## run A
Design lpc10_speech_synthetizer, start of the top module:
module lpc10_speech_synthetizer (
  input  wire              clk,         
  input  wire              reset,       
  input  wire              StartSpeak,
  input  wire              RomData,
  output wire [11:0]       RomAdr,
  output reg  signed [9:0] SampleData,
  output reg               Speaking
);
Size: roughly 4300 cells after synthesis.
clock: 18.6 ns
lec_check: 0
cap_margin: 20
core_margin: 2
core_utilization: 40
setup_slack_margin: 5.0
slew_margin: 20
run.sh (not shown) runs the stock make flow with config.mk's settings and CLKGATE_MAP_FILE=.
Run A went all the way through the flow, and no timing, DRC or antenna check failed.
Input-level comparison between run B and run A:
Settings: CTS_CLUSTER_DIAMETER: unset -> 295; SETUP_SLACK_MARGIN: 5.0 -> -0.24; ABC_AREA: unset -> 1; HOLD_SLACK_MARGIN: unset -> -0.08; CORE_UTILIZATION: 40 -> 65; the clock period (ns, I/O delays scaled along): 18.6 -> 19.0.
[summary]
- Relative to run A, the total power measured on run B has decreased by a few percent.
- For run B, the worst setup path endpoint was X5C[8], unlike run A, where it was X3C[8].
- [run B] number of buffer and inverter stages on the critical path rose 5 relative to run A
- Looking only at number of non-clock buffers in the layout, and setting everything else aside, the higher value of run A and run B goes to run A.
## Diff of input files: run C against run B
Settings: CTS_CLUSTER_DIAMETER changed from 295 to 174; CTS_CLUSTER_SIZE newly set to 10; PLACE_DENSITY_LB_ADDON newly set to 0.01; CORE_UTILIZATION changed from 65 to 72; SETUP_SLACK_MARGIN changed from -0.24 to 1.94; TNS_END_PERCENT newly set to 5; HOLD_SLACK_MARGIN changed from -0.08 to 0.28; the clock period (ns, I/O delays scaled along) changed from 19.0 to 10.4.
Notes after the runs:
- Run C: all stages done; final checks FAILED (negative setup slack).
- Run B: flow completed, timing, DRC and antenna clean
- Taking run B as the reference, in run C non-clock buffer count increased by 428 relative to the old numbers, first-pass GRT wire length increased by 16 mm relative to the old numbers, worst setup slack after layout decreased by 5.90 ns relative to the old numbers.
- The internal power of run C is higher than that of run B.
- Run C reports its critical path launch point as Cnt_8k[1] while run B reports Cnt_8k[5].
- Re sequential power: run C is 83% up on run B.
- Run C against run B: critical path depth went up by 4, global-route usage went up by 6.8 points, flip-flop count was more or less identical.
- In the tables for run C and run B, post-route cell area reads lower with run B.

========
run a:
Starting RTL as in the previous note.
Design lpc10_speech_synthetizer, start of the top module:
module lpc10_speech_synthetizer (
  input  wire              clk,         
  input  wire              reset,       
  input  wire              StartSpeak,
  input  wire              RomData,
  output wire [11:0]       RomAdr,
  output reg  signed [9:0] SampleData,
  output reg               Speaking
);
reg [5:0]  Cnt_8k;
reg [4:0]  CntSegment;
reg [7:0]  CntSample;
reg [11:0] RomAdrIn;
reg        Speak;
reg [3:0]  CodeEnergy;
reg        CodeRepeat;
reg [4:0]  CodePitch;
reg [17:0] CodeK1K4;    
reg [20:0] CodeK5K10;   
wire GetEnergy, GetRepeat, GetPitch, GetK1K4, GetK5K10, ReadRom;
wire Silence, LastFrame, NoK5K10;
function signed [9:0] TabChirp(input [5:0] i);
  case (i)
    0: TabChirp = 0;    1: TabChirp = 42;   2: TabChirp = -44;  3: TabChirp = 50;
    4: TabChirp = -78;  5: TabChirp = 18;   6: TabChirp = 37;   7: TabChirp = 20;
    8: TabChirp = 2;    9: TabChirp = -31;  10: TabChirp = -59; 11: TabChirp = 2;
    12: TabChirp = 95;  13: TabChirp = 90;  14: TabChirp = 5;   15: TabChirp = 15;
    16: TabChirp = 38;  17: TabChirp = -4;  18: TabChirp = -91; 19: TabChirp = -91;
    20: TabChirp = -42; 21: TabChirp = -35; 22: TabChirp = -36; 23: TabChirp = -4;
    24: TabChirp = 37;  25: TabChirp = 43;  26: TabChirp = 34;  27: TabChirp = 33;
    28: TabChirp = 15;  29: TabChirp = -1;  30: TabChirp = -8;  31: TabChirp = -18;
    32: TabChirp = -19; 33: TabChirp = -17; 34: TabChirp = -9;  35: TabChirp = -10;
    36: TabChirp = -6;  37: TabChirp = 0;   38: TabChirp = 3;   39: TabChirp = 2;
    40: TabChirp = 1;
    default: TabChirp = 0;
  endcase
endfunction
function signed [9:0] TabEnergy(input [3:0] i);
  case (i)
    0: TabEnergy = 0;   1: TabEnergy = 0;   2: TabEnergy = 1;   3: TabEnergy = 1;
    4: TabEnergy = 2;   5: TabEnergy = 3;   6: TabEnergy = 5;   7: TabEnergy = 7;
    8: TabEnergy = 10;  9: TabEnergy = 15;  10: TabEnergy = 21; 11: TabEnergy = 30;
    12: TabEnergy = 43; 13: TabEnergy = 61; 14: TabEnergy = 86; default: TabEnergy = 0;
  endcase
endfunction
function signed [9:0] TabPitch(input [4:0] i);
  case (i)
    0: TabPitch = 0;    1: TabPitch = 41;   2: TabPitch = 43;   3: TabPitch = 45;
  ...
Settings: LEC_CHECK=0, CAP_MARGIN=20, CORE_MARGIN=8, CORE_UTILIZATION=50, CTS_CLUSTER_SIZE=58, GPL_ROUTABILITY_DRIVEN=0, MAX_ROUTING_LAYER=met5, PLACE_DENSITY_LB_ADDON=0.16, SETUP_SLACK_MARGIN=-1.79, SLEW_MARGIN=25; clock period 23.6 ns.
Looking at the reports, run a completed the entire flow and the layout it produced met the timing, design-rule and antenna checks.
#### Input delta (run b over run a)
- removing SETUP_SLACK_MARGIN (formerly -1.79)
- removing PLACE_DENSITY_LB_ADDON (formerly 0.16)
- changing CORE_UTILIZATION from 50 to 70
- changing CORE_MARGIN from 8 to 2
- removing CTS_CLUSTER_SIZE (formerly 58)
- removing MAX_ROUTING_LAYER (formerly met5)
- removing GPL_ROUTABILITY_DRIVEN (formerly 0)
- changing SLEW_MARGIN from 25 to 20
- changing the clock period (ns, I/O delays scaled along) from 23.6 to 18.6
==> comparison <==
- Changes observed in run b relative to run a: via count increased 663, signed area change from the synthesized netlist to the final layout decreased 1.4 points.
- Route | run b vs run a | wire shorter in run b
- Run b reports its launching element of the worst setup path as Cnt_8k[1] while run a reports Cnt_8k[3].
- STATUS first-pass GRT wire length: run b wins against run a
- Between run a and run b, the difference in hold buffer count at CTS is negligible.
- Run b vs run a, slowest library cell on the worst path: sky130_fd_sc_hd__xor2_1 vs sky130_fd_sc_hd__dfxtp_1
- Run b vs run a — global-route usage rose 11 points.

========
lpc10_speech_synthetizer again, from the RTL that the note above started with.
Design lpc10_speech_synthetizer, start of the top module:
module lpc10_speech_synthetizer (
  input  wire              clk,         
  input  wire              reset,       
  input  wire              StartSpeak,
  input  wire              RomData,
  output wire [11:0]       RomAdr,
  output reg  signed [9:0] SampleData,
  output reg               Speaking
);
Settings: LEC_CHECK=0, ABC_AREA=1, CAP_MARGIN=20, CELL_PAD_IN_SITES_GLOBAL_PLACEMENT=2, CORE_MARGIN=2, CORE_UTILIZATION=64, CTS_CLUSTER_DIAMETER=261, GPL_ROUTABILITY_DRIVEN=0, MAX_ROUTING_LAYER=met4, MIN_ROUTING_LAYER=met2, PLACE_DENSITY_LB_ADDON=0.28, SLEW_MARGIN=20; clock period 25.0 ns.
The first run did not get past global placement without I/O, error FLW-0024.
==> next run, changes <==
==> flow/config.mk (replaced) <==
export PLATFORM = sky130hd
export DESIGN_NAME = lpc10_speech_synthetizer
export DESIGN_NICKNAME = lpc10_speech_synthetizer
export VERILOG_FILES = /design/flow/design.v
export SDC_FILE = /design/flow/constraint.sdc
export NUM_CORES = 4
export LEC_CHECK = 0
export CAP_MARGIN = 20
export CORE_MARGIN = 2
export CORE_UTILIZATION = 71
export SETUP_SLACK_MARGIN = -0.34
export SLEW_MARGIN = 20
==> flow/constraint.sdc (replaced) <==
create_clock -name core_clock -period 19.2 [get_ports {clk}]
set_input_delay 3.8400 -clock core_clock [delete_from_list [all_inputs] [get_ports {clk}]]
set_output_delay 3.8400 -clock core_clock [all_outputs]
set_load 0.01 [all_outputs]
What happened: With this change the flow passed the timing, design-rule and antenna checks; die area came out lower by 12%; synthesized area came out lower by about 2.5%; synthesized cell count came out lower by 13%.
==> next run, changes <==
--- a/flow/config.mk
+++ b/flow/config.mk
@@ -9,4 +9,3 @@
 export CORE_MARGIN = 2
-export CORE_UTILIZATION = 71
-export SETUP_SLACK_MARGIN = -0.34
+export CORE_UTILIZATION = 40
 export SLEW_MARGIN = 20
==> flow/constraint.sdc (replaced) <==
create_clock -name core_clock -period 26.9 [get_ports {clk}]
set_input_delay 5.3800 -clock core_clock [delete_from_list [all_inputs] [get_ports {clk}]]
set_output_delay 5.3800 -clock core_clock [all_outputs]
set_load 0.01 [all_outputs]
Result: The new run finished clean; global-route usage falls by 13 points; via count falls slightly; count of clock-buffer cells in the layout rises by 3; routed wire length rises by a few percent; final cell count rises by roughly a tenth; maximum frequency rises slightly; worst setup slack improves by 7.9 ns; total power falls by about a fifth.
==> next run, changes <==
--- a/flow/config.mk
+++ b/flow/config.mk
@@ -9,3 +9,4 @@
 export CORE_MARGIN = 2
-export CORE_UTILIZATION = 40
+export CORE_UTILIZATION = 65
+export SETUP_SLACK_MARGIN = -0.24
 export SLEW_MARGIN = 20
==> flow/constraint.sdc (replaced) <==
create_clock -name core_clock -period 19.0 [get_ports {clk}]
set_input_delay 3.8000 -clock core_clock [delete_from_list [all_inputs] [get_ports {clk}]]
set_output_delay 3.8000 -clock core_clock [all_outputs]
set_load 0.01 [all_outputs]
What happened: Die area fell by 38%; synthesized cell count is unchanged; first-iteration DRC count is higher by about 16%; via count went up by about 0.4%; wire length went down by 4.0%; area after synthesis is unchanged; flip-flop count does not change; total power goes up by 32%; worst setup slack got worse by 7.7 ns; sequential share of layout area rises by 0.68 points; global-route usage rises by 11 points.
==> next run, changes <==
--- a/flow/config.mk
+++ b/flow/config.mk
@@ -7,6 +7,6 @@
 export LEC_CHECK = 0
+export ABC_AREA = 1
 export CAP_MARGIN = 20
 export CORE_MARGIN = 2
-export CORE_UTILIZATION = 65
-export SETUP_SLACK_MARGIN = -0.24
+export CORE_UTILIZATION = 63
 export SLEW_MARGIN = 20
==> flow/constraint.sdc (replaced) <==
create_clock -name core_clock -period 10.4 [get_ports {clk}]
set_input_delay 2.0800 -clock core_clock [delete_from_list [all_inputs] [get_ports {clk}]]
set_output_delay 2.0800 -clock core_clock [all_outputs]
set_load 0.01 [all_outputs]
Result:
- The new run ran to the end with violations: negative setup slack
- routed wire length climbs by 12%
- sequential power climbs by 83%
- area after synthesis climbs by 2.5%
- non-clock buffer count climbs by 433
- power climbs by 91%
- die area climbs by 5.7%
Power figures rest on the tool's default switching activity, not on a simulated workload.
